`config.mk`:
```
export PLATFORM = sky130hd
export DESIGN_NAME = Mesh
export DESIGN_NICKNAME = Mesh
export VERILOG_FILES = /design/flow/design.v
export SDC_FILE = /design/flow/constraint.sdc
export NUM_CORES = 4
export LEC_CHECK = 0
export ABC_AREA = 1
export CAP_MARGIN = 30
export CELL_PAD_IN_SITES_GLOBAL_PLACEMENT = 2
export CORE_MARGIN = 2
export CORE_UTILIZATION = 57
export CTS_CLUSTER_DIAMETER = 64
export CTS_CLUSTER_SIZE = 49
export GPL_TIMING_DRIVEN = 0
export PLACE_DENSITY = 0.6
export SLEW_MARGIN = 35
```
`constraint.sdc`:
```
create_clock -name core_clock -period 5.2 [get_ports {clock}]
set_input_delay 1.0400 -clock core_clock [delete_from_list [all_inputs] [get_ports {clock}]]
set_output_delay 1.0400 -clock core_clock [all_outputs]
set_load 0.01 [all_outputs]
```
`design.v`:
```
module PE_16( 
  input         clock, 
  input  [7:0]  io_in_a, 
  input  [7:0] io_in_b, 
  input  [15:0] io_in_d, 
  output [7:0]  io_out_a,
  output [7:0] io_out_b, 
  output [15:0] io_out_c,
  input         io_in_control_propagate, 
  output        io_out_control_propagate 
);
  wire [7:0] _T_36;    
  wire [7:0] _T_37;    
  wire [15:0] _T_38;   
  wire [15:0] _T_39;   
  wire [15:0] _GEN_20; 
  wire [15:0] _T_40; 
  wire [15:0] _T_41; 
  wire [15:0] _T_78; 
  wire [15:0] _T_79; 
  wire [15:0] _GEN_1; 
  wire [15:0] _GEN_13; 
  wire  _T_99; 
  wire [18:0] _GEN_25; 
  assign _T_36 = io_in_b;  
  assign _T_37 = $signed(_T_36);
  assign _T_38 = $signed(_T_37) * $signed(io_in_a); 
  assign _GEN_20 = _T_38; 
  assign _T_40 = $signed(_GEN_20) + $signed(_T_39); 
  assign _T_41 = $signed(_T_40); 
  assign io_out_a = io_in_a; 											
  assign io_out_b = io_in_b; 											
  assign io_out_control_propagate = io_in_control_propagate;			
double_buffer uutDB(.clock(clock),.io_in_control_propagate(io_in_control_propagate),.io_in_d(io_in_d),.io_in_c(_T_41),.c_fb(_T_39),.c_out(io_out_c)
    );
endmodule
module double_buffer(
input clock,
input io_in_control_propagate, 
input [15:0]io_in_d, 
input [15:0]io_in_c, 
output [15:0] c_fb,  
output [15:0] c_out 
    );
reg [15:0] c1_s; 
reg [15:0] c2_s;
always @(posedge clock) 
begin
 if (io_in_control_propagate)
	  begin
        c1_s <= io_in_d;
      end 
 else 
      begin
        c1_s <= io_in_c;
      end
if (!io_in_control_propagate) 
	  begin
        c2_s <= io_in_d;
      end 
 else 
	  begin
        c2_s <= io_in_c;
	  end
end
assign c_fb =io_in_control_propagate?c2_s:c1_s;
assign c_out=!io_in_control_propagate?c2_s:c1_s;
endmodule
module Tile( 
  input         clock, 
  input  [7:0]  io_in_a_0, 
  input  [7:0] io_in_b_0, 
  input  [15:0] io_in_d_0, 
  input         io_in_control_0_propagate, 
  output [7:0]  io_out_a_0, 
  output [15:0] io_out_c_0, 
  output [7:0] io_out_b_0, 
  output        io_out_control_0_propagate
);
  wire  tile_0_0_clock; 
  wire [7:0] tile_0_0_io_in_a; 
  wire [7:0] tile_0_0_io_in_b;
  wire [15:0] tile_0_0_io_in_d;
  wire [7:0] tile_0_0_io_out_a;
  wire [7:0] tile_0_0_io_out_b; 
  wire [15:0] tile_0_0_io_out_c; 
  wire  tile_0_0_io_in_control_propagate; 
  wire  tile_0_0_io_out_control_propagate;
  PE_16 tile_0_0 ( 
    .clock(tile_0_0_clock),
    .io_in_a(tile_0_0_io_in_a),
    .io_in_b(tile_0_0_io_in_b),
    .io_in_d(tile_0_0_io_in_d),
    .io_out_a(tile_0_0_io_out_a),
    .io_out_b(tile_0_0_io_out_b),
    .io_out_c(tile_0_0_io_out_c),
    .io_in_control_propagate(tile_0_0_io_in_control_propagate),
    .io_out_control_propagate(tile_0_0_io_out_control_propagate)
  );
  assign io_out_a_0 = tile_0_0_io_out_a; 
  assign io_out_c_0 = tile_0_0_io_out_c; 
  assign io_out_b_0 = tile_0_0_io_out_b; 
  assign io_out_control_0_propagate = tile_0_0_io_out_control_propagate;
  assign tile_0_0_clock = clock;
  assign tile_0_0_io_in_a = io_in_a_0; 
  assign tile_0_0_io_in_b = io_in_b_0; 
  assign tile_0_0_io_in_d = io_in_d_0; 
  assign tile_0_0_io_in_control_propagate = io_in_control_0_propagate; 
 endmodule
module Mesh( 
  input         clock, 
  input  [7:0]  io_in_a_0_0, 
  input  [7:0]  io_in_a_1_0, 
  input  [7:0]  io_in_a_2_0, 
  input  [7:0]  io_in_a_3_0, 
  input  [7:0]  io_in_d_0_0, 
  input  [7:0]  io_in_d_1_0, 
  input  [7:0]  io_in_d_2_0, 
  input  [7:0]  io_in_d_3_0, 
  input  [15:0]  io_in_b_0_0, 
  input  [15:0]  io_in_b_1_0, 
  input  [15:0]  io_in_b_2_0, 
  input  [15:0]  io_in_b_3_0, 
  input         io_in_control_0_0_propagate, 
  input         io_in_control_1_0_propagate, 
  input         io_in_control_2_0_propagate, 
  input         io_in_control_3_0_propagate, 
  output reg [15:0] io_out_c_0_0, 
  output reg [15:0] io_out_c_1_0, 
  output reg [15:0] io_out_c_2_0, 
  output reg [15:0] io_out_c_3_0
 );
  wire  mesh_0_0_clock; 		  			
  wire [7:0] mesh_0_0_io_in_a_0;  			
  wire [7:0] mesh_0_0_io_in_b_0; 			
  wire [15:0] mesh_0_0_io_in_d_0; 			
  wire  mesh_0_0_io_in_control_0_propagate; 
  wire [7:0] mesh_0_0_io_out_a_0; 			
  wire [15:0] mesh_0_0_io_out_c_0;			
  wire [7:0] mesh_0_0_io_out_b_0;			
  wire  mesh_0_0_io_out_control_0_propagate;
  wire  mesh_0_1_clock; 
  wire [7:0] mesh_0_1_io_in_a_0; 
  wire [7:0] mesh_0_1_io_in_b_0;
  wire [15:0] mesh_0_1_io_in_d_0;
  wire  mesh_0_1_io_in_control_0_propagate; 
  wire [7:0] mesh_0_1_io_out_a_0; 
  wire [15:0] mesh_0_1_io_out_c_0;
  wire [7:0] mesh_0_1_io_out_b_0;
  wire  mesh_0_1_io_out_control_0_propagate; 
  wire  mesh_0_2_clock; 			
  wire [7:0] mesh_0_2_io_in_a_0; 	
  wire [7:0] mesh_0_2_io_in_b_0; 	
  wire [15:0] mesh_0_2_io_in_d_0; 	
  wire  mesh_0_2_io_in_control_0_propagate; 
  wire [7:0] mesh_0_2_io_out_a_0; 
  wire [15:0] mesh_0_2_io_out_c_0;
  wire [7:0] mesh_0_2_io_out_b_0;
  wire  mesh_0_2_io_out_control_0_propagate; 
  wire  mesh_0_3_clock; 		 
  wire [7:0] mesh_0_3_io_in_a_0; 
  wire [7:0] mesh_0_3_io_in_b_0;
  wire [15:0] mesh_0_3_io_in_d_0;
  wire  mesh_0_3_io_in_control_0_propagate; 
  wire [7:0] mesh_0_3_io_out_a_0; 
  wire [15:0] mesh_0_3_io_out_c_0;
  wire [7:0] mesh_0_3_io_out_b_0;
  wire  mesh_0_3_io_out_control_0_propagate; 
  wire  mesh_1_0_clock;
  wire [7:0] mesh_1_0_io_in_a_0; 
  wire [7:0] mesh_1_0_io_in_b_0;
  wire [15:0] mesh_1_0_io_in_d_0;
  wire  mesh_1_0_io_in_control_0_propagate; 
  wire [7:0] mesh_1_0_io_out_a_0; 
  wire [15:0] mesh_1_0_io_out_c_0;
  wire [7:0] mesh_1_0_io_out_b_0;
  wire  mesh_1_0_io_out_control_0_propagate;
  wire  mesh_1_1_clock; 		 
  wire [7:0] mesh_1_1_io_in_a_0; 
  wire [7:0] mesh_1_1_io_in_b_0;
  wire [15:0] mesh_1_1_io_in_d_0;
  wire  mesh_1_1_io_in_control_0_propagate; 
  wire [7:0] mesh_1_1_io_out_a_0; 			
  wire [15:0] mesh_1_1_io_out_c_0;			
  wire [7:0] mesh_1_1_io_out_b_0;			
  wire  mesh_1_1_io_out_control_0_propagate;
  wire  mesh_1_2_clock; 
  wire [7:0] mesh_1_2_io_in_a_0; 
  wire [7:0] mesh_1_2_io_in_b_0;
  wire [15:0] mesh_1_2_io_in_d_0;
  wire  mesh_1_2_io_in_control_0_propagate; 
  wire [7:0] mesh_1_2_io_out_a_0; 
  wire [15:0] mesh_1_2_io_out_c_0;
  wire [7:0] mesh_1_2_io_out_b_0;
  wire  mesh_1_2_io_out_control_0_propagate;
  wire  mesh_1_3_clock; 		 
  wire [7:0] mesh_1_3_io_in_a_0; 
  wire [7:0] mesh_1_3_io_in_b_0;
  wire [15:0] mesh_1_3_io_in_d_0;
  wire  mesh_1_3_io_in_control_0_propagate; 
  wire [7:0] mesh_1_3_io_out_a_0; 
  wire [15:0] mesh_1_3_io_out_c_0;
  wire [7:0] mesh_1_3_io_out_b_0;
  wire  mesh_1_3_io_out_control_0_propagate;
  wire  mesh_2_0_clock; 
  wire [7:0] mesh_2_0_io_in_a_0; 
  wire [7:0] mesh_2_0_io_in_b_0;
  wire [15:0] mesh_2_0_io_in_d_0;
  wire  mesh_2_0_io_in_control_0_propagate; 
  wire [7:0] mesh_2_0_io_out_a_0; 			
  wire [15:0] mesh_2_0_io_out_c_0;			
  wire [7:0] mesh_2_0_io_out_b_0;			
  wire  mesh_2_0_io_out_control_0_propagate;
  wire  mesh_2_1_clock;						
  wire [7:0] mesh_2_1_io_in_a_0; 			
  wire [7:0] mesh_2_1_io_in_b_0;			
  wire [15:0] mesh_2_1_io_in_d_0;			
  wire  mesh_2_1_io_in_control_0_propagate; 
  wire [7:0] mesh_2_1_io_out_a_0; 			
  wire [15:0] mesh_2_1_io_out_c_0;			
  wire [7:0] mesh_2_1_io_out_b_0;			
  wire  mesh_2_1_io_out_control_0_propagate;
  wire  mesh_2_2_clock; 		 			
  wire [7:0] mesh_2_2_io_in_a_0; 			
  wire [7:0] mesh_2_2_io_in_b_0;			
  wire [15:0] mesh_2_2_io_in_d_0;			
  wire  mesh_2_2_io_in_control_0_propagate; 
  wire [7:0] mesh_2_2_io_out_a_0; 			
  wire [15:0] mesh_2_2_io_out_c_0;			
  wire [7:0] mesh_2_2_io_out_b_0;			
  wire  mesh_2_2_io_out_control_0_propagate;
  wire  mesh_2_3_clock; 		 			
  wire [7:0] mesh_2_3_io_in_a_0; 			
  wire [7:0] mesh_2_3_io_in_b_0;			
  wire [15:0] mesh_2_3_io_in_d_0;			
  wire  mesh_2_3_io_in_control_0_propagate; 
  wire [7:0] mesh_2_3_io_out_a_0; 			
  wire [15:0] mesh_2_3_io_out_c_0;			
  wire [7:0] mesh_2_3_io_out_b_0;			
  wire  mesh_2_3_io_out_control_0_propagate;
  wire  mesh_3_0_clock;			 
  wire [7:0] mesh_3_0_io_in_a_0; 
  wire [7:0] mesh_3_0_io_in_b_0;
  wire [15:0] mesh_3_0_io_in_d_0;
  wire  mesh_3_0_io_in_control_0_propagate; 
  wire [7:0] mesh_3_0_io_out_a_0; 
  wire [15:0] mesh_3_0_io_out_c_0;
  wire [7:0] mesh_3_0_io_out_b_0;
  wire  mesh_3_0_io_out_control_0_propagate;
  wire  mesh_3_1_clock; 		 
  wire [7:0] mesh_3_1_io_in_a_0; 
  wire [7:0] mesh_3_1_io_in_b_0;
  wire [15:0] mesh_3_1_io_in_d_0;
  wire  mesh_3_1_io_in_control_0_propagate; 
  wire [7:0] mesh_3_1_io_out_a_0; 
  wire [15:0] mesh_3_1_io_out_c_0;
  wire [7:0] mesh_3_1_io_out_b_0;
  wire  mesh_3_1_io_out_control_0_propagate;
  wire  mesh_3_2_clock; 
  wire [7:0] mesh_3_2_io_in_a_0; 
  wire [7:0] mesh_3_2_io_in_b_0;
  wire [15:0] mesh_3_2_io_in_d_0;
  wire  mesh_3_2_io_in_control_0_propagate; 
  wire [7:0] mesh_3_2_io_out_a_0; 
  wire [15:0] mesh_3_2_io_out_c_0;
  wire [7:0] mesh_3_2_io_out_b_0;
  wire  mesh_3_2_io_out_control_0_propagate;
  wire  mesh_3_3_clock;
  wire [7:0] mesh_3_3_io_in_a_0; 
  wire [7:0] mesh_3_3_io_in_b_0;
  wire [15:0] mesh_3_3_io_in_d_0;
  wire  mesh_3_3_io_in_control_0_propagate; 
  wire [7:0] mesh_3_3_io_out_a_0; 
  wire [15:0] mesh_3_3_io_out_c_0;
  wire [7:0] mesh_3_3_io_out_b_0;
  wire  mesh_3_3_io_out_control_0_propagate;
  reg [7:0] _T_1_0; 
  reg [7:0] _T_2_0; 
  reg [7:0] _T_3_0; 
  reg [7:0] _T_4_0; 
  reg [7:0] _T_10_0;
  reg [7:0] _T_11_0;
  reg [7:0] _T_12_0; 
  reg [7:0] _T_13_0; 
  reg [7:0] _T_19_0; 
  reg [7:0] _T_20_0; 
  reg [7:0] _T_21_0; 
  reg [7:0] _T_22_0; 
  reg [7:0] _T_28_0;  
  reg [7:0] _T_29_0;  
  reg [7:0] _T_30_0;  
  reg [7:0] _T_31_0;  
  reg [7:0]  _T_74_0;
  reg [7:0]  _T_75_0; 
  reg [7:0]  _T_76_0; 
  reg [7:0]  _T_77_0; 
  reg [7:0]  _T_84_0;
  reg [7:0]  _T_85_0; 
  reg [7:0]  _T_86_0; 
  reg [7:0]  _T_87_0; 
  reg [7:0]  _T_94_0; 
  reg [7:0]  _T_95_0; 
  reg [7:0]  _T_96_0; 
  reg [7:0]  _T_97_0; 
  reg [7:0]  _T_98_0; 
  reg [7:0]  _T_99_0; 
  reg [7:0]  _T_100_0;
  reg [7:0]  _T_101_0; 
  reg [7:0]  _T_104_0; 
  reg [7:0]  _T_105_0; 
  reg [7:0]  _T_106_0; 
  reg [7:0]  _T_107_0; 
  reg [15:0] _T_154_0;
  reg [15:0] _T_155_0; 
  reg [15:0] _T_156_0; 
  reg [15:0] _T_157_0; 
  reg [15:0] _T_164_0; 
  reg [15:0] _T_165_0;
  reg [15:0] _T_166_0;
  reg [15:0] _T_167_0;
  reg [15:0] _T_174_0; 
  reg [15:0] _T_175_0;
  reg [15:0] _T_176_0;
  reg [15:0] _T_177_0;
  reg [15:0] _T_184_0; 
  reg [15:0] _T_185_0;
  reg [15:0] _T_186_0;
  reg [15:0] _T_187_0;
  reg  _T_236; 
  reg  _T_239; 
  reg  _T_242; 
  reg  _T_245; 
  reg  _T_262; 
  reg  _T_265; 
  reg  _T_268; 
  reg  _T_271; 
  reg  _T_288; 
  reg  _T_291; 
  reg  _T_294; 
  reg  _T_297; 
  reg  _T_314; 
  reg  _T_317; 
  reg  _T_320; 
  reg  _T_323; 
  Tile mesh_0_0 ( 
    .clock(mesh_0_0_clock),
    .io_in_a_0(mesh_0_0_io_in_a_0),
    .io_in_b_0(mesh_0_0_io_in_b_0),
    .io_in_d_0(mesh_0_0_io_in_d_0),
    .io_in_control_0_propagate(mesh_0_0_io_in_control_0_propagate),
    .io_out_a_0(mesh_0_0_io_out_a_0),
    .io_out_c_0(mesh_0_0_io_out_c_0),
    .io_out_b_0(mesh_0_0_io_out_b_0),
    .io_out_control_0_propagate(mesh_0_0_io_out_control_0_propagate)
  );
  Tile mesh_0_1 ( 
    .clock(mesh_0_1_clock),
    .io_in_a_0(mesh_0_1_io_in_a_0),
    .io_in_b_0(mesh_0_1_io_in_b_0),
    .io_in_d_0(mesh_0_1_io_in_d_0),
    .io_in_control_0_propagate(mesh_0_1_io_in_control_0_propagate),
    .io_out_a_0(mesh_0_1_io_out_a_0),
    .io_out_c_0(mesh_0_1_io_out_c_0),
    .io_out_b_0(mesh_0_1_io_out_b_0),
    .io_out_control_0_propagate(mesh_0_1_io_out_control_0_propagate)
  );
  Tile mesh_0_2 ( 
    .clock(mesh_0_2_clock),
    .io_in_a_0(mesh_0_2_io_in_a_0),
    .io_in_b_0(mesh_0_2_io_in_b_0),
    .io_in_d_0(mesh_0_2_io_in_d_0),
    .io_in_control_0_propagate(mesh_0_2_io_in_control_0_propagate),
    .io_out_a_0(mesh_0_2_io_out_a_0),
    .io_out_c_0(mesh_0_2_io_out_c_0),
    .io_out_b_0(mesh_0_2_io_out_b_0),
    .io_out_control_0_propagate(mesh_0_2_io_out_control_0_propagate)
  );
  Tile mesh_0_3 (
    .clock(mesh_0_3_clock),
    .io_in_a_0(mesh_0_3_io_in_a_0),
    .io_in_b_0(mesh_0_3_io_in_b_0),
    .io_in_d_0(mesh_0_3_io_in_d_0),
    .io_in_control_0_propagate(mesh_0_3_io_in_control_0_propagate),
    .io_out_a_0(mesh_0_3_io_out_a_0),
    .io_out_c_0(mesh_0_3_io_out_c_0),
    .io_out_b_0(mesh_0_3_io_out_b_0),
    .io_out_control_0_propagate(mesh_0_3_io_out_control_0_propagate)
  );
   Tile mesh_1_0 ( 
    .clock(mesh_1_0_clock),
    .io_in_a_0(mesh_1_0_io_in_a_0),
    .io_in_b_0(mesh_1_0_io_in_b_0),
    .io_in_d_0(mesh_1_0_io_in_d_0),
    .io_in_control_0_propagate(mesh_1_0_io_in_control_0_propagate),
    .io_out_a_0(mesh_1_0_io_out_a_0),
    .io_out_c_0(mesh_1_0_io_out_c_0),
    .io_out_b_0(mesh_1_0_io_out_b_0),
    .io_out_control_0_propagate(mesh_1_0_io_out_control_0_propagate)
  );
  Tile mesh_1_1 ( 
    .clock(mesh_1_1_clock),
    .io_in_a_0(mesh_1_1_io_in_a_0),
    .io_in_b_0(mesh_1_1_io_in_b_0),
    .io_in_d_0(mesh_1_1_io_in_d_0),
    .io_in_control_0_propagate(mesh_1_1_io_in_control_0_propagate),
    .io_out_a_0(mesh_1_1_io_out_a_0),
    .io_out_c_0(mesh_1_1_io_out_c_0),
    .io_out_b_0(mesh_1_1_io_out_b_0),
    .io_out_control_0_propagate(mesh_1_1_io_out_control_0_propagate)
     );
  Tile mesh_1_2 ( 
    .clock(mesh_1_2_clock),
    .io_in_a_0(mesh_1_2_io_in_a_0),
    .io_in_b_0(mesh_1_2_io_in_b_0),
    .io_in_d_0(mesh_1_2_io_in_d_0),
    .io_in_control_0_propagate(mesh_1_2_io_in_control_0_propagate),
    .io_out_a_0(mesh_1_2_io_out_a_0),
    .io_out_c_0(mesh_1_2_io_out_c_0),
    .io_out_b_0(mesh_1_2_io_out_b_0),
    .io_out_control_0_propagate(mesh_1_2_io_out_control_0_propagate)
      );
  Tile mesh_1_3 ( 
    .clock(mesh_1_3_clock),
    .io_in_a_0(mesh_1_3_io_in_a_0),
    .io_in_b_0(mesh_1_3_io_in_b_0),
    .io_in_d_0(mesh_1_3_io_in_d_0),
    .io_in_control_0_propagate(mesh_1_3_io_in_control_0_propagate),
    .io_out_a_0(mesh_1_3_io_out_a_0),
    .io_out_c_0(mesh_1_3_io_out_c_0),
    .io_out_b_0(mesh_1_3_io_out_b_0),
    .io_out_control_0_propagate(mesh_1_3_io_out_control_0_propagate)
      );
   Tile mesh_2_0 ( 
    .clock(mesh_2_0_clock),
    .io_in_a_0(mesh_2_0_io_in_a_0),
    .io_in_b_0(mesh_2_0_io_in_b_0),
    .io_in_d_0(mesh_2_0_io_in_d_0),
    .io_in_control_0_propagate(mesh_2_0_io_in_control_0_propagate),
    .io_out_a_0(mesh_2_0_io_out_a_0),
    .io_out_c_0(mesh_2_0_io_out_c_0),
    .io_out_b_0(mesh_2_0_io_out_b_0),
    .io_out_control_0_propagate(mesh_2_0_io_out_control_0_propagate)
     );
  Tile mesh_2_1 ( 
    .clock(mesh_2_1_clock),
    .io_in_a_0(mesh_2_1_io_in_a_0),
    .io_in_b_0(mesh_2_1_io_in_b_0),
    .io_in_d_0(mesh_2_1_io_in_d_0),
    .io_in_control_0_propagate(mesh_2_1_io_in_control_0_propagate),
    .io_out_a_0(mesh_2_1_io_out_a_0),
    .io_out_c_0(mesh_2_1_io_out_c_0),
    .io_out_b_0(mesh_2_1_io_out_b_0),
    .io_out_control_0_propagate(mesh_2_1_io_out_control_0_propagate)
     );
  Tile mesh_2_2 (
    .clock(mesh_2_2_clock),
    .io_in_a_0(mesh_2_2_io_in_a_0),
    .io_in_b_0(mesh_2_2_io_in_b_0),
    .io_in_d_0(mesh_2_2_io_in_d_0),
    .io_in_control_0_propagate(mesh_2_2_io_in_control_0_propagate),
    .io_out_a_0(mesh_2_2_io_out_a_0),
    .io_out_c_0(mesh_2_2_io_out_c_0),
    .io_out_b_0(mesh_2_2_io_out_b_0),
    .io_out_control_0_propagate(mesh_2_2_io_out_control_0_propagate)
     );
  Tile mesh_2_3 ( 
    .clock(mesh_2_3_clock),
    .io_in_a_0(mesh_2_3_io_in_a_0),
    .io_in_b_0(mesh_2_3_io_in_b_0),
    .io_in_d_0(mesh_2_3_io_in_d_0),
    .io_in_control_0_propagate(mesh_2_3_io_in_control_0_propagate),
    .io_out_a_0(mesh_2_3_io_out_a_0),
    .io_out_c_0(mesh_2_3_io_out_c_0),
    .io_out_b_0(mesh_2_3_io_out_b_0),
    .io_out_control_0_propagate(mesh_2_3_io_out_control_0_propagate)
     );
    Tile mesh_3_0 ( 
    .clock(mesh_3_0_clock),
    .io_in_a_0(mesh_3_0_io_in_a_0),
    .io_in_b_0(mesh_3_0_io_in_b_0),
    .io_in_d_0(mesh_3_0_io_in_d_0),
    .io_in_control_0_propagate(mesh_3_0_io_in_control_0_propagate),
    .io_out_a_0(mesh_3_0_io_out_a_0),
    .io_out_c_0(mesh_3_0_io_out_c_0),
    .io_out_b_0(mesh_3_0_io_out_b_0),
    .io_out_control_0_propagate(mesh_3_0_io_out_control_0_propagate)
  );
  Tile mesh_3_1 ( 
    .clock(mesh_3_1_clock),
    .io_in_a_0(mesh_3_1_io_in_a_0),
    .io_in_b_0(mesh_3_1_io_in_b_0),
    .io_in_d_0(mesh_3_1_io_in_d_0),
    .io_in_control_0_propagate(mesh_3_1_io_in_control_0_propagate),
    .io_out_a_0(mesh_3_1_io_out_a_0),
    .io_out_c_0(mesh_3_1_io_out_c_0),
    .io_out_b_0(mesh_3_1_io_out_b_0),
    .io_out_control_0_propagate(mesh_3_1_io_out_control_0_propagate)
  );
  Tile mesh_3_2 ( 
    .clock(mesh_3_2_clock),
    .io_in_a_0(mesh_3_2_io_in_a_0),
    .io_in_b_0(mesh_3_2_io_in_b_0),
    .io_in_d_0(mesh_3_2_io_in_d_0),
    .io_in_control_0_propagate(mesh_3_2_io_in_control_0_propagate),
    .io_out_a_0(mesh_3_2_io_out_a_0),
    .io_out_c_0(mesh_3_2_io_out_c_0),
    .io_out_b_0(mesh_3_2_io_out_b_0),
    .io_out_control_0_propagate(mesh_3_2_io_out_control_0_propagate)
  );
  Tile mesh_3_3 ( 
    .clock(mesh_3_3_clock),
    .io_in_a_0(mesh_3_3_io_in_a_0),
    .io_in_b_0(mesh_3_3_io_in_b_0),
    .io_in_d_0(mesh_3_3_io_in_d_0),
    .io_in_control_0_propagate(mesh_3_3_io_in_control_0_propagate),
    .io_out_a_0(mesh_3_3_io_out_a_0),
    .io_out_c_0(mesh_3_3_io_out_c_0),
    .io_out_b_0(mesh_3_3_io_out_b_0),
    .io_out_control_0_propagate(mesh_3_3_io_out_control_0_propagate)
   );
always @(posedge clock) begin
  io_out_c_0_0 <= mesh_3_0_io_out_c_0; 
  io_out_c_1_0 <= mesh_3_1_io_out_c_0; 
  io_out_c_2_0 <= mesh_3_2_io_out_c_0; 
  io_out_c_3_0 <= mesh_3_3_io_out_c_0; 
end
  assign mesh_0_0_clock = clock; 	  
  assign mesh_0_0_io_in_a_0 = _T_1_0; 
  assign mesh_0_0_io_in_b_0 = _T_74_0;
  assign mesh_0_0_io_in_d_0 = _T_154_0; 
  assign mesh_0_0_io_in_control_0_propagate = _T_236; 
  assign mesh_0_1_clock = clock; 		
  assign mesh_0_1_io_in_a_0 = _T_2_0; 	
  assign mesh_0_1_io_in_b_0 = _T_84_0; 
  assign mesh_0_1_io_in_d_0 = _T_164_0;
  assign mesh_0_1_io_in_control_0_propagate = _T_262; 
  assign mesh_0_2_clock = clock; 		
  assign mesh_0_2_io_in_a_0 = _T_3_0; 	
  assign mesh_0_2_io_in_b_0 = _T_94_0; 
  assign mesh_0_2_io_in_d_0 = _T_174_0;
  assign mesh_0_2_io_in_control_0_propagate = _T_288; 
  assign mesh_0_3_clock = clock; 		
  assign mesh_0_3_io_in_a_0 = _T_4_0; 	
  assign mesh_0_3_io_in_b_0 = _T_104_0;
  assign mesh_0_3_io_in_d_0 = _T_184_0;
  assign mesh_0_3_io_in_control_0_propagate = _T_314; 
  assign mesh_1_0_clock = clock; 		
  assign mesh_1_0_io_in_a_0 = _T_10_0; 	
  assign mesh_1_0_io_in_b_0 = _T_75_0; 	
  assign mesh_1_0_io_in_d_0 = _T_155_0; 
  assign mesh_1_0_io_in_control_0_propagate = _T_239; 
  assign mesh_1_1_clock = clock; 		
  assign mesh_1_1_io_in_a_0 = _T_11_0; 
  assign mesh_1_1_io_in_b_0 = _T_85_0; 
  assign mesh_1_1_io_in_d_0 = _T_165_0;
  assign mesh_1_1_io_in_control_0_propagate = _T_265; 
  assign mesh_1_2_clock = clock; 		
  assign mesh_1_2_io_in_a_0 = _T_12_0; 
  assign mesh_1_2_io_in_b_0 = _T_95_0; 
  assign mesh_1_2_io_in_d_0 = _T_175_0;
  assign mesh_1_2_io_in_control_0_propagate = _T_291; 
  assign mesh_1_3_clock = clock; 		
  assign mesh_1_3_io_in_a_0 = _T_13_0; 
  assign mesh_1_3_io_in_b_0 = _T_105_0;
  assign mesh_1_3_io_in_d_0 = _T_185_0;
  assign mesh_1_3_io_in_control_0_propagate = _T_317; 
  assign mesh_2_0_clock = clock; 		
  assign mesh_2_0_io_in_a_0 = _T_19_0; 
  assign mesh_2_0_io_in_b_0 = _T_76_0; 
  assign mesh_2_0_io_in_d_0 = _T_156_0;
  assign mesh_2_0_io_in_control_0_propagate = _T_242; 
  assign mesh_2_1_clock = clock; 		
  assign mesh_2_1_io_in_a_0 = _T_20_0; 
  assign mesh_2_1_io_in_b_0 = _T_86_0; 
  assign mesh_2_1_io_in_d_0 = _T_166_0;
  assign mesh_2_1_io_in_control_0_propagate = _T_268; 
  assign mesh_2_2_clock = clock; 		
  assign mesh_2_2_io_in_a_0 = _T_21_0; 
  assign mesh_2_2_io_in_b_0 = _T_96_0; 
  assign mesh_2_2_io_in_d_0 = _T_176_0;
  assign mesh_2_2_io_in_control_0_propagate = _T_294; 
  assign mesh_2_3_clock = clock; 		
  assign mesh_2_3_io_in_a_0 = _T_22_0; 
  assign mesh_2_3_io_in_b_0 = _T_106_0;
  assign mesh_2_3_io_in_d_0 = _T_186_0;
  assign mesh_2_3_io_in_control_0_propagate = _T_320; 
  assign mesh_3_0_clock = clock; 		
  assign mesh_3_0_io_in_a_0 = _T_28_0; 
  assign mesh_3_0_io_in_b_0 = _T_77_0; 
  assign mesh_3_0_io_in_d_0 = _T_157_0;
  assign mesh_3_0_io_in_control_0_propagate = _T_245; 
  assign mesh_3_1_clock = clock; 		
  assign mesh_3_1_io_in_a_0 = _T_29_0; 
  assign mesh_3_1_io_in_b_0 = _T_87_0; 
  assign mesh_3_1_io_in_d_0 = _T_167_0;
  assign mesh_3_1_io_in_control_0_propagate = _T_271; 
  assign mesh_3_2_clock = clock; 		
  assign mesh_3_2_io_in_a_0 = _T_30_0; 
  assign mesh_3_2_io_in_b_0 = _T_97_0; 
  assign mesh_3_2_io_in_d_0 = _T_177_0;
  assign mesh_3_2_io_in_control_0_propagate = _T_297; 
  assign mesh_3_3_clock = clock; 		
  assign mesh_3_3_io_in_a_0 = _T_31_0; 
  assign mesh_3_3_io_in_b_0 = _T_107_0;
  assign mesh_3_3_io_in_d_0 = _T_187_0;
  assign mesh_3_3_io_in_control_0_propagate = _T_323; 
  always @(posedge clock) begin
    _T_1_0 <= io_in_a_0_0;
    _T_2_0 <= mesh_0_0_io_out_a_0;
    _T_3_0 <= mesh_0_1_io_out_a_0;
    _T_4_0 <= mesh_0_2_io_out_a_0;
    _T_10_0 <= io_in_a_1_0;
    _T_11_0 <= mesh_1_0_io_out_a_0;
    _T_12_0 <= mesh_1_1_io_out_a_0;
    _T_13_0 <= mesh_1_2_io_out_a_0;
    _T_19_0 <= io_in_a_2_0;
    _T_20_0 <= mesh_2_0_io_out_a_0;
    _T_21_0 <= mesh_2_1_io_out_a_0;
    _T_22_0 <= mesh_2_2_io_out_a_0;
    _T_28_0 <= io_in_a_3_0;;
    _T_29_0 <= mesh_3_0_io_out_a_0;
    _T_30_0 <= mesh_3_1_io_out_a_0;
    _T_31_0 <= mesh_3_2_io_out_a_0;
    _T_74_0 <= io_in_d_0_0;
    _T_75_0 <= mesh_0_0_io_out_b_0;
    _T_76_0 <= mesh_1_0_io_out_b_0;
    _T_77_0 <= mesh_2_0_io_out_b_0;
    _T_84_0 <= io_in_d_1_0;
    _T_85_0 <= mesh_0_1_io_out_b_0;
    _T_86_0 <= mesh_1_1_io_out_b_0;
    _T_87_0 <= mesh_2_1_io_out_b_0;
    _T_94_0 <=  io_in_d_2_0;
    _T_95_0 <= mesh_0_2_io_out_b_0;
    _T_96_0 <= mesh_1_2_io_out_b_0;
    _T_97_0 <= mesh_2_2_io_out_b_0;
    _T_104_0 <= io_in_d_3_0;
    _T_105_0 <= mesh_0_3_io_out_b_0;
    _T_106_0 <= mesh_1_3_io_out_b_0;
    _T_107_0 <= mesh_2_3_io_out_b_0;
    _T_154_0 <= io_in_b_0_0;
    _T_155_0 <= mesh_0_0_io_out_c_0;
    _T_156_0 <= mesh_1_0_io_out_c_0;
    _T_157_0 <= mesh_2_0_io_out_c_0;
    _T_164_0 <= io_in_b_1_0;
    _T_165_0 <= mesh_0_1_io_out_c_0;
    _T_166_0 <= mesh_1_1_io_out_c_0;
    _T_167_0 <= mesh_2_1_io_out_c_0;
    _T_174_0 <= io_in_b_2_0;
    _T_175_0 <= mesh_0_2_io_out_c_0;
    _T_176_0 <= mesh_1_2_io_out_c_0;
    _T_177_0 <= mesh_2_2_io_out_c_0;
    _T_184_0 <= io_in_b_3_0;
    _T_185_0 <= mesh_0_3_io_out_c_0;
    _T_186_0 <= mesh_1_3_io_out_c_0;
    _T_187_0 <= mesh_2_3_io_out_c_0;
    _T_236 <= io_in_control_0_0_propagate;
    _T_239 <= mesh_0_0_io_out_control_0_propagate;
    _T_242 <= mesh_1_0_io_out_control_0_propagate;
    _T_245 <= mesh_2_0_io_out_control_0_propagate;
	_T_262 <=io_in_control_1_0_propagate;
    _T_265 <= mesh_0_1_io_out_control_0_propagate;
    _T_268 <= mesh_1_1_io_out_control_0_propagate;
    _T_271 <= mesh_2_1_io_out_control_0_propagate;
    _T_288 <=  io_in_control_2_0_propagate;
    _T_291 <= mesh_0_2_io_out_control_0_propagate;
    _T_294 <= mesh_1_2_io_out_control_0_propagate;
    _T_297 <= mesh_2_2_io_out_control_0_propagate;
    _T_314 <= io_in_control_3_0_propagate;
    _T_317 <= mesh_0_3_io_out_control_0_propagate;
    _T_320 <= mesh_1_3_io_out_control_0_propagate;
    _T_323 <= mesh_2_3_io_out_control_0_propagate;
  end
endmodule
```
`run.sh`:
```
#!/bin/bash
# the make line also repeats each setting of config.mk as NAME=value (left out here)
make -C /OpenROAD-flow-scripts/flow DESIGN_CONFIG=/design/flow/config.mk WORK_HOME=/design/flow/orfs CLKGATE_MAP_FILE= finish
```
==> results.txt, run 1 <==
From the run reports.

- The flow did not finish.
- The stage where the flow stopped is global placement without I/O.
- The first error in the log reads "[ERROR GPL-0301] Utilization 101.931 % exceeds 100%".
- The core utilization at floorplan reads 0.574.
- The number of warning messages in the yosys log reads 2.
- The most frequent cell after synthesis is nand2_1.
- Per the Yosys statistics, synthesis produced 10,200 cells.
- The cell count after synthesis is 10,200.
- The basic-gate share of the synthesized area counting and, or, nand and nor cells reads 0.156.
- Per the synthesis report, the number of distinct cell types is 34.
- The share of synthesized area in the top cell type comes to 0.272.
- The area fraction in compound gates after synthesis is 0.0708.
- The core region is 146,000 um2.
- The top flip-flop cell by instance count after synthesis reads dfxtp_1.
- For reference, the top cells by area after synthesis are fa_1 27%, dfxtp_1 26%, nand2_1 12%, inv_1 10%, ha_1 8.9%.
- The overall die size recorded for this design is 150,000 um2.
- Ranked by instance count, the synthesized netlist is headed by 2,647 x nand2_1, 2,227 x inv_1, 1,136 x fa_1.
- The die extent in y is 387 um.
- The portion of synthesized area spent on multiplexers is 0.
- The main combinational cell family by area after synthesis is adder cells.
- Of all cell types, the one taking the most synthesized area is fa_1.
- The standard-cell row count reads 140.
- The yosys synthesis chip area is 83,600 um2.
- The number of enable flip-flop cells is 0.
- The synthesized area per cell reads 8.17 um2.
- The width of the chip reads 387 um.
- The sequential cell area fraction in the yosys report is 0.264.
- The mapped cell area is 83,600 um2.
- Yosys reported a register bit count of 1,104.
- The xor/xnor share of the synthesized area is 0.0240.
- The area fraction in full adders, half adders and majority gates reads 0.361.
- In the synthesized netlist the async set-or-reset flop fraction comes to 0.
- The synthesized netlist net count is 12,100.
==> run 2: changes to the inputs <==
Settings changed: ABC_AREA 1 to default, CAP_MARGIN 30 to 20, CELL_PAD_IN_SITES_GLOBAL_PLACEMENT 2 to default, CORE_UTILIZATION 57 to 71, CTS_CLUSTER_DIAMETER 64 to 270, CTS_CLUSTER_SIZE 49 to default, GPL_TIMING_DRIVEN 0 to default, PLACE_DENSITY 0.6 to default, PLACE_DENSITY_LB_ADDON from default to 0.21, SLEW_MARGIN 35 to 20, TNS_END_PERCENT from default to 5.
Clock period 5.2 ns to 4.23 ns, I/O delays scaled along.
==> run 2 against run 1 <==
Effect of this change:
- now fails the layout checks on negative setup slack
- synthesized cell count fell by 29%
- die area shrank 23%
- synthesized area fell by 4.4%
==> results.txt, run 2 <==
Implementation numbers.

- The number of search-and-repair iterations in the first detailed-routing pass is 9.
- The timing endpoint of the critical path is mesh_1_0.tile_0_0.uutDB.c1_s[15].
- Looking at the max-slew report, the worst-margin pin has a slew of 0.935 ns.
- For flop-to-flop paths, the worst setup slack is -1.62 ns.
- The busiest metal layer after global routing is met2.
- The destination of the worst register-to-register timing path reads mesh_1_0.tile_0_0.uutDB.c1_s[15].
- The total congestion overflow after global routing is 0.
- Tracing the worst setup path back leads to its startpoint at _T_75_0[3].
- The final setup TNS reads -176.45 ns.
- The detail-routed via count per cell is 6.56.
- The cell occurring most often along the worst timing path is fa_1.
- The worst-case max-slew headroom was logged as 0.372.
- The worst-case hold path end point is mesh_0_0.tile_0_0.uutDB.c2_s[15].
- The capturing element type of the critical path is a flip-flop.
- The worst slack at placement reads -0.551 ns.
- The post-synthesis sequential element count is 1,104.
- The final timing report gives a worst setup slack of -1.62 ns.
- According to the floorplan report, the placeable core area is 112,000 um2.
- fa_1 takes more of the synthesized area than any other cell.
- The type of origin of the critical path is a flip-flop.
- After detailed placement, the design holds a cell count of 9,840.
- Averaged over all synthesized cells, the footprint is 11.0 um2.
- During I/O placement, the number of pins put on the boundary was 197.
- The top flip-flop cell by instance count after synthesis reads dfxtp_1.
- The final weighted congestion in routability-driven placement is 0.921.
- Grouping non-sequential cells by family puts the most area in adder cells.
- TritonCTS built the clock tree.
- The critical path goes through buf_4 > buf_4 > and2_1 > fa_1 > fa_1 > fa_1 > fa_1 > ha_1 > ha_1 > o211ai_1 > nand2_1 > o2111ai_2 > a21o_1 > and3_1 > o31ai_1.
- The violated checks flagged are negative setup slack.
- Excluding fillers, the count of instances in the completed layout stands at 10,100.
- The number of nets in the layout reads 10,400.
- The worst clock skew is 0.0476 ns.
- The library cell contributing the largest single delay on the critical path reads fa_1.
- The clock transition time at the flip-flop clock pins of the worst setup and hold paths is 0.08 ns.
- The max-slew violation total from the final report is 0.
- The clock latency on the worst-skew pair reads 0.76 ns.
- The detailed-route wire length reads 290,000 um.
- The worst min-delay path class reads flip-flop to flip-flop.
- The final report lists the setup-violating endpoint count as 311.
- On the critical path the data arrives at 6.47 ns.
- In the synthesized netlist, the cells that appear most often are 1,151 x inv_1, 1,136 x fa_1, 1,104 x dfxtp_1.
- Per the synthesis report, the AND-OR/OR-AND share of the synthesized area is 0.0474.
- The routed design shows a wire length per standard cell of 28.6 um.
- The sequential cell area fraction in the yosys report reads 0.277.
- The mapped cell area is 79,900 um2.
- The number of design rule violations left after detail routing is 0.
- The startpoint of the most critical register-to-register path is _T_75_0[3].
- The first-pass GRT wire length reads 367,000 um.
- The via count is 66,600.
- The met2 track utilization from global routing is 0.693.
- The max-cap check violation count is 0.
- The overall chip area is 115,000 um2.
- The start-to-end type of the worst setup path reads flip-flop to flip-flop.
- The worst reg-to-reg path cell count reads 15.
- Per the synthesis report, the simple-gate share of the synthesized area is 0.0875.
- The logic depth of the worst setup path including buffers is 15.
- The count of buffering cells on the critical path with inverters included reads 2.
- Yosys printed 2 warnings.
- The share of synthesized area spent on multiplexers is 0.116.
- The xor/xnor share of the synthesized area is 0.0333.
- Sorting the synthesized cells by area gives the leading types as fa_1 28%, dfxtp_1 28%, ha_1 9.3%, mux2_2 8.8%, inv_1 5.4%.
- The number of antenna violations at the first check in global routing is 29.
- The number of routed nets with antenna violations reads 0.
- The global routing report lists combined usage of all routing layers as 0.407.
- The core utilization at floorplan reads 0.713.
- The flow ran to the end, but the layout failed its checks.
- The met1 routing resource usage after global routing is 0.481.
- The maximum number of pins on one net before global-route repair reads 26.
- The total number of clock tree sinks reads 1,104.
- The number of H-tree levels is 3.
- The share of async-settable or async-resettable flops after synthesis is 0.
- The number of buffers on the longest clock path reads 3.
- Data on the critical path is required at its endpoint by 4.85 ns.
- The final critical delay including setup and external delays is 5.85 ns.
- The timing-limited maximum frequency reads 171 MHz.
- The die is 339 um wide.
- The family with the most delay on the worst path is adder cells.
- The cell count after synthesis reads 7,270.
- The count of final hold-check violations reads 0.
- The violation count after the first detailed-route iteration reads 8,537.
- The die extent in y is 339 um.
- The critical hold path startpoint reads _T_154_0[15].
- The count of cells along the worst hold path reads 2.
- The global routing report lists met3 layer usage as 0.0776.
- Per the timing report, the biggest fanout along the worst path comes to 5.
- The number of cell instances after yosys synthesis reads 7,270.
- TritonCTS created 113 clock buffers.
- The count of tool warnings reads 46.
- The most frequent cell after synthesis reads inv_1.
- The maximum single-stage delay on the critical path reads 0.93 ns.
- From synthesis to final layout, the design area changed by 25.3%.
- The number of enable flip-flop cells reads 0.
- In the synthesis report, Yosys lists the chip area as 79,900 um2.
- The tally of unique sky130hd cells used after synthesis is 38.
- The sum of net half-perimeters after detailed placement is 153,000 um.
- Post-route period utilization is reported as 1.38.
- The area fraction in full adders, half adders and majority gates is 0.377.
- Setup repair after global routing could not meet its margin everywhere.
- The root buffer cell is clkbuf_16.
- The tally of buffers added on design ports reads 196.
- The synthesized netlist net count reads 9,131.
- The via count of the first global-routing pass is 68,300.
- The report lists the number of standard-cell rows as 123.
- The fraction of synthesized cell area taken by the top area cell type is 0.285.
## run 2: layout make-up
class | count | area (um2)
multi-input cells | 4852 | 56600
flip-flops and latches | 1104 | 22500
fillers | 3904 | 11900
repair buffers | 1300 | 10700
inverters | 1168 | 4430
clock buffers | 151 | 3220
well taps | 1500 | 1880
clock inverters | 60 | 754
diodes | 10 | 25.0
## run 2: timing repair
item | CTS | global route
pin swaps | 207 | 167
gates cloned | 0 | 2
resized | 429 | 380
buffers inserted | 47 | 36
hold buffers | 0 | 0
endpoints found under the setup margin | 277 | 297
## run 2: layer usage
metal / vias to the layer above / part of all wire
met5: - / 0.00068
met4: 28 / 0.11
met3: 2756 / 0.13
met2: 6342 / 0.45
li1: 25600 / -
met1: 31800 / 0.31
## run 2: stage by stage
step | utilization | cell area, um2 | hold slack [ns]
final | 0.894 | 100000 | 0.465
after global routing | 0.893 | 100000 | 0.485
after CTS | 0.875 | 98000 | 0.445
after detailed placement | 0.824 | 92300 | 0.432
after global placement | 0.824 | 92300 | 0.419
after floorplan | - | 81800 | 0.329
==> run 3: changes to the inputs <==
Settings changed: ABC_AREA from default to 1, CAP_MARGIN 20 to 15, CELL_PAD_IN_SITES_DETAIL_PLACEMENT from default to 2, CELL_PAD_IN_SITES_GLOBAL_PLACEMENT from default to 1, CORE_MARGIN 2 to 6, CORE_UTILIZATION 71 to 40, CTS_CLUSTER_DIAMETER 270 to default, CTS_CLUSTER_SIZE from default to 87, HOLD_SLACK_MARGIN from default to 0.18, MAX_ROUTING_LAYER from default to met5, MIN_ROUTING_LAYER from default to met2, PLACE_DENSITY from default to 0.46, PLACE_DENSITY_LB_ADDON 0.21 to default, SLEW_MARGIN 20 to 30, TNS_END_PERCENT 5 to 85.
Clock period 4.23 ns to 5.2 ns, I/O delays scaled along.
==> run 3 against run 2 <==
Effect of this change:
- the run now finishes clean
- routed wire length shrank 12%
- cell count grew 30%
- hold slack lost 0.11 ns
- non-clock buffer count shrank 876
- first-iteration DRC count grew 1.7%
- clock skew shrank 0.0082 ns
- synthesized cell count grew 41%
- synthesized area grew 4.6%
- setup slack gained 1.8 ns
==> results.txt, run 3 <==
Implementation numbers.

- The post-CTS hold buffer count recorded in the log is 0.
- The mapped cell area is 83,600 um2.
- By area the synthesized netlist is led by fa_1 27%, dfxtp_1 26%, nand2_1 12%, inv_1 10%, ha_1 8.9%.
- The clock H-tree reported by CTS has 4 levels.
- The number of enable flip-flop cells is 0.
- The core utilization at floorplan is 0.403.
- The logic depth of the worst setup path including buffers is 16.
- CTS reports a maximum clock tree buffer depth of 3.
- Looking at the max-slew report, the worst-margin pin has a slew of 0.847 ns.
- The clock transition time at the flip-flop clock pins of the worst setup and hold paths is 0.06 ns.
- The overall chip area is 220,000 um2.
- The cell count after synthesis is 10,200.
- The timing endpoint of the critical path reads mesh_2_2.tile_0_0.uutDB.c1_s[15].
- During placement, the flow inserted port buffers numbering 196.
- The overall global routing resource usage is 0.344.
- The startpoint of the most critical register-to-register path reads _T_294.
- The count of tool warnings reads 45.
- The root buffer cell is clkbuf_16.
- In this run, the synthesized area fraction spent on and/or/nand/nor cells is recorded as 0.156.
- The critical hold path startpoint reads _T_21_0[7].
- By count the netlist is led by 2,647 x nand2_1, 2,227 x inv_1, 1,136 x fa_1.
- The largest individual stage delay along the critical path comes from the cell fa_1.
- Nets still carrying antenna violations after routing amount to 0.
- Setup repair after global routing left no endpoint under its margin.
- The detail-routed via count per cell reads 6.65.
- The number of nets in the layout reads 12,200.
- The type of origin of the critical path is a flip-flop.
- The worst slack at placement is -0.00647 ns.
- The start-to-end type of the worst setup path reads flip-flop to flip-flop.
- In the log, the iteration count for the first detailed-route pass is 6.
- The post-synthesis to final-layout area growth is 12.5%.
- The tally of unique sky130hd cells used after synthesis is 34.
- The report shows a maximum critical-path fanout of 33.
- Among the stages of the critical path, the cell type that occurs most often is fa_1.
- Walking the worst path, the cells encountered are buf_12 > o21ai_0 > fa_1 > fa_1 > inv_1 > fa_1 > fa_1 > ha_1 > ha_1 > inv_1 > o21ai_0 > a31oi_1 > nand3_1 > nand3_1 > nand3_1 > nand2_1.
- The cell type with the largest total area after synthesis is fa_1.
- The final non-filler cell total reads 13,200.
- The via count reads 87,900.
- The arrival time of the worst setup path reads 5.71 ns.
- The final weighted congestion in routability-driven placement reads 0.871.
- The post-synthesis sequential element count reads 1,104.
- The yosys synthesis chip area reads 83,600 um2.
- The share of synthesized area spent on multiplexers reads 0.
- The die extent in y reads 469 um.
- The floorplan has 167 rows.
- The max-slew headroom at the worst pin reads 0.429.
- The final critical delay including setup and external delays is 5.00 ns.
- The synthesized area per cell is 8.17 um2.
- The count of final hold-check violations is 0.
- The reg-to-reg setup timing slack is 0.20 ns.
- The violation count after the first detailed-route iteration reads 8,682.
- The final setup violation count reads 0.
- The worst clock skew is 0.0394 ns.
- The worst register-to-register path depth is 16.
- The maximum number of pins on one net before global-route repair is 55.
- In the synthesized netlist, the dominant kind of combinational cell is adder cells.
- The share of async-settable or async-resettable flops after synthesis reads 0.
- The width of the chip reads 469 um.
- The final setup slack of the worst path is 0.201 ns.
- The area fraction in full adders, half adders and majority gates is 0.361.
- The clock latency on the worst-skew pair is 0.83 ns.
- The area fraction of the largest cell type after synthesis is 0.272.
- The sequential cell area fraction in the yosys report reads 0.264.
- The region available for standard cell placement spans 207,000 um2.
- Note, the detailed placer reported a final HPWL of 205,000 um.
- The detailed-route wire length is 255,000 um.
- The total congestion overflow after global routing reads 0.
- The largest single stage delay on the critical path is 0.56 ns.
- For hold timing, the worst endpoint is _T_22_0[7].
- Once layout is complete, the utilization of the core stands at 0.453.
- During I/O placement, the number of pins put on the boundary was 197.
- The first-pass GRT wire length is 404,000 um.
- The via count of the first global-routing pass was 109,000.
- The synthesis stats list as the most numerous cell nand2_1.
- The capturing element type of the critical path reads a flip-flop.
- The number of cell instances after yosys synthesis is 10,200.
- The count of buffering cells on the critical path with inverters included reads 3.
- The destination of the worst register-to-register timing path reads mesh_2_2.tile_0_0.uutDB.c1_s[15].
- The number of antenna violations at the first check in global routing is 0.
- The number of warning messages in the yosys log reads 2.
- The xor/xnor share of the synthesized area reads 0.0240.
- The synthesized netlist net count is 12,100.
- The number of buffers inserted during clock tree synthesis reads 137.
- The area fraction in compound gates after synthesis is 0.0708.
- The detailed-route wire length per cell is 19.3 um.
- The timing-limited maximum frequency reads 200 MHz.
- After detailed placement, the design holds a cell count of 13,000.
- TritonRoute reported its final design rule violation total as 0.
- In this run the worst hold path is classified as flip-flop to flip-flop.
- The final cycle utilization of the critical path reads 0.961.
- The CTS tree reads yes.
- For reference, the critical path is launched at _T_294.
- Across the run, the number of max-cap violations was 0.
- The family with the most delay on the worst path is adder cells.
- The total number of clock tree sinks is 1,104.
- The top flip-flop cell by instance count after synthesis reads dfxtp_1.
- The run finished with no timing, DRC or antenna violations.
- The count of cells along the worst hold path reads 0.
- For reference, the final report shows the max-slew violation count at 0.
- The critical path required time reads 5.91 ns.
run 3: through the flow:
step                      hold WS, ns  cell area (um2)  TNS (ns)
after floorplan                 0.329            83600         0
after global placement          0.345            88900         0
after detailed placement        0.348            88900  -0.00647
after CTS                       0.357            93700         0
after global routing            0.368            94000         0
final                           0.357            94000         0
run 3: metal layers:
layer  vias to the layer above  wire length, um  track usage  share of wire
met3                      1034           106000        0.483           0.42
li1                      30500                -            -              -
met4                        16             8660       0.0382          0.034
met1                     32900                0            -              0
met2                     23500           140000        0.419           0.55
met5                         -              347       0.0237         0.0014
run 3: what timing repair did:
action,in CTS,in global routing
pin swaps,0,2
gates resized,3,92
cloned,0,0
setup endpoints to repair,3,154
buffers inserted,0,13
run 3: cell type report:
type | instances | area, um2
Timing Repair Buffer | 424 | 3830
Antenna cell | 6 | 15.0
Tap cell | 2788 | 3490
Sequential cell | 1104 | 22200
Fill cell | 23100 | 113000
Inverter | 2255 | 8480
Multi-Input combinational cell | 6408 | 51200
Clock buffer | 182 | 3910
Clock inverter | 59 | 827
==> run 4: changes to the inputs <==
Settings changed: ABC_AREA 1 to default, CAP_MARGIN 15 to 20, CELL_PAD_IN_SITES_DETAIL_PLACEMENT 2 to default, CELL_PAD_IN_SITES_GLOBAL_PLACEMENT 1 to default, CORE_MARGIN 6 to 2, CTS_CLUSTER_SIZE 87 to default, HOLD_SLACK_MARGIN 0.18 to default, MAX_ROUTING_LAYER met5 to default, MIN_ROUTING_LAYER met2 to default, PLACE_DENSITY 0.46 to 0.6, SETUP_SLACK_MARGIN from default to 1.5, SLEW_MARGIN 30 to 20, TNS_END_PERCENT 85 to default.
Clock period 5.2 ns to 5.07 ns, I/O delays scaled along.
==> run 4 against run 3 <==
Effect of this change:
- still clean
- die area fell by 7.6%
- first-iteration DRC count fell by 77%
- hold slack better by 0.024 ns
- core utilization rose by 6.6 points
- synthesized area is 4.4% lower
- register-to-register slack improved by 0.19 ns
- design area up 9.9%
- non-clock buffer count increased by 408
- critical path type unchanged
- highest routed layer is now met4
==> results.txt, run 4 <==
Implementation numbers.

- The worst-case hold path end point reads _T_96_0[3].
- The xor/xnor share of the synthesized area is 0.0333.
- The via count of the first global-routing pass was 56,100.
- The fraction of synthesized cell area taken by the top area cell type is 0.285.
- The overall chip area reads 203,000 um2.
- Following the worst setup path forward leads to its endpoint at mesh_0_0.tile_0_0.uutDB.c2_s[14].
- The number of enable flip-flop cells reads 0.
- The portion of synthesized area spent on multiplexers is 0.116.
- Walking the worst path, the cells encountered are buf_6 > buf_12 > mux2i_4 > fa_1 > inv_1 > fa_1 > fa_1 > fa_1 > ha_4 > ha_4 > or3_4 > o21ba_4 > o211ai_4 > and4b_1 > a211o_1.
- The via count is 52,200.
- In the finished design, the share of the clock period the worst path needs comes to 0.922.
- Relative to the synthesized area, the layout overhead comes to 29.4%.
- The number of search-and-repair iterations in the first detailed-routing pass is 6.
- The final hold slack is 0.381 ns.
- The max-slew violation total from the final report reads 0.
- The tally of unique sky130hd cells used after synthesis reads 38.
- In this run the deepest clock path goes through 3 buffers.
- The number of design rule violations left after detail routing is 0.
- STA classifies the critical path endpoint as a flip-flop.
- The area taken by multi-input logic gates is 60,200 um2.
- The placeable core region reads 199,000 um2.
- The overall global routing resource usage reads 0.187.
- The standard-cell row count reads 164.
- The library cell contributing the largest single delay on the critical path reads fa_1.
- After detailed routing, the average wire length per cell comes to 17.7 um.
- The final weighted congestion in routability-driven placement reads 0.860.
- The worst min-delay path class is flip-flop to flip-flop.
- The critical path required time reads 5.74 ns.
- The report gives the cell count of the worst hold path as 0.
- The transition time recorded at the tightest slew-check pin is 0.704 ns.
- The clock transition time at the flip-flop clock pins of the worst setup and hold paths reads 0.06 ns.
- The die extent in y is 451 um.
- In this run the count of I/O pins placed on the die edge is 197.
- In this run, the synthesized area fraction spent on adder and majority cells is recorded as 0.377.
- The timing-limited maximum frequency reads 214 MHz.
- The mapped cell area is 79,900 um2.
- The maximum number of pins on one net before global-route repair reads 34.
- The final-layout fill cell count is 17,100.
- The total congestion overflow after global routing is 0.
- The family with the most delay on the worst path reads adder cells.
- For this run, the number of Yosys warnings is 2.
- Sorting the synthesis cell report by count puts at the top inv_1.
- Setup repair after global routing could not meet its margin everywhere.
- In this run, the synthesized area fraction spent on AND-OR/OR-AND gates is recorded as 0.0474.
- The number of cell instances after yosys synthesis is 7,270.
- The share of async-settable or async-resettable flops after synthesis is 0.
- The final non-filler cell total is 10,900.
- The arrival time of the worst setup path is 5.34 ns.
- Measured in cells, the most critical reg-to-reg path has a length of 15.
- The number of antenna violations at the first check in global routing was 9.
- Once synthesis finished, the tally of register bits stood at 1,104.
- The synthesized area per cell is 11.0 um2.
- The logic depth of the worst setup path including buffers is 15.
- The source of the critical timing path is _T_236.
- The detailed-route wire length is 192,000 um.
- The reg-to-reg setup timing slack is 0.39 ns.
- The count of buffering cells on the critical path with inverters included is 3.
- The commonest cells after synthesis are 1,151 x inv_1, 1,136 x fa_1, 1,104 x dfxtp_1.
- The main area contributors are fa_1 28%, dfxtp_1 28%, ha_1 9.3%, mux2_2 8.8%, inv_1 5.4%.
- The width of the chip is 451 um.
- The post-cts hold-fix buffer tally is 0.
- The destination of the worst register-to-register timing path reads mesh_0_0.tile_0_0.uutDB.c2_s[14].
- Summing all flip-flop and latch instances after layout gives 22,600 um2.
- The sum of net half-perimeters after detailed placement reads 149,000 um.
- The root buffer cell is clkbuf_16.
- Per the post-route antenna check, the number of violating nets is 0.
- Among all flip-flop cells after synthesis, the most frequent one is dfxtp_1.
- Among the stages of the critical path, the cell type that occurs most often is fa_1.
- The sequential cell area fraction in the yosys report is 0.277.
- Per the run summary, max-cap violations total 0.
- The cell type with the largest total area after synthesis is fa_1.
- For this block, the initial DRC count from the detailed router was 2,029.
- The synthesis run identifies the leading combinational cell family as adder cells.
- The number of buffers inserted during clock tree synthesis reads 134.
- Looking at the reg2reg group, the worst path starts from _T_236.
- The basic-gate share of the synthesized area counting and, or, nand and nor cells reads 0.0875.
- The critical hold path startpoint reads _T_95_0[3].
- The final report lists the setup-violating endpoint count as 0.
- The yosys synthesis chip area is 79,900 um2.
- The type of origin of the critical path is a flip-flop.
- The tally of buffers added on design ports is 196.
- The detail-routed via count per cell reads 4.81.
- The total number of clock tree sinks is 1,104.
- The count of final hold-check violations is 0.
- The clock latency on the worst-skew pair reads 0.81 ns.
- The maximum single-stage delay on the critical path reads 0.55 ns.
- The number of H-tree levels is 4.
- The max-slew headroom at the worst pin reads 0.530.
- The cell total after placement is 10,200.
- The synthesized netlist net count reads 9,131.
- The maximum fanout encountered on the critical timing path is 7.
- The start-to-end type of the worst setup path is flip-flop to flip-flop.
- The count of tool warnings reads 46.
- The first-pass GRT wire length is 304,000 um.
- The run finished with no timing, DRC or antenna violations.
- Between clock sinks in the finished design, the worst skew comes to 0.0366 ns.
- The core utilization at floorplan reads 0.401.
- The cell count after synthesis reads 7,270.
- TritonCTS built the clock tree.
- The final critical delay including setup and external delays reads 4.68 ns.
- The number of nets in the layout reads 9,953.
## run 4: area by class of cell
type                            instances  share of cell area
Clock buffer                          169              0.0360
Antenna cell                            2           0.0000484
Sequential cell                      1104               0.219
Clock inverter                         74              0.0116
Inverter                             1168              0.0434
Multi-Input combinational cell       4852               0.582
Timing Repair Buffer                  832              0.0756
Tap cell                             2656              0.0322
## run 4: per-stage QoR
| step | setup TNS, ns | area, um2 | util | setup WS, ns |
|---|---|---|---|---|
| floorplan | 0 | 82000 | - | 0.462 |
| global placement | -0.0177 | 88000 | 0.442 | -0.0177 |
| detailed placement | -0.120 | 88000 | 0.442 | -0.0814 |
| CTS | 0 | 96500 | 0.485 | 0.397 |
| global route | 0 | 103000 | 0.519 | 0.279 |
| finish | 0 | 103000 | 0.519 | 0.394 |
## run 4: repair_timing
| item | CTS | global route |
|---|---|---|
| pin swaps | 239 | 527 |
| endpoints found under the setup margin | 376 | 365 |
| gates cloned | 1 | 3 |
| resized | 578 | 1065 |
| buffers inserted | 158 | 213 |
## run 4: routing by layer
metal  track usage  vias to the layer above  share of wire
met2         0.310                      711           0.48
li1              -                    24700              -
met3        0.0257                      276          0.031
met4        0.0492                        0          0.026
met5             0                        -              0
met1         0.257                    26500           0.46
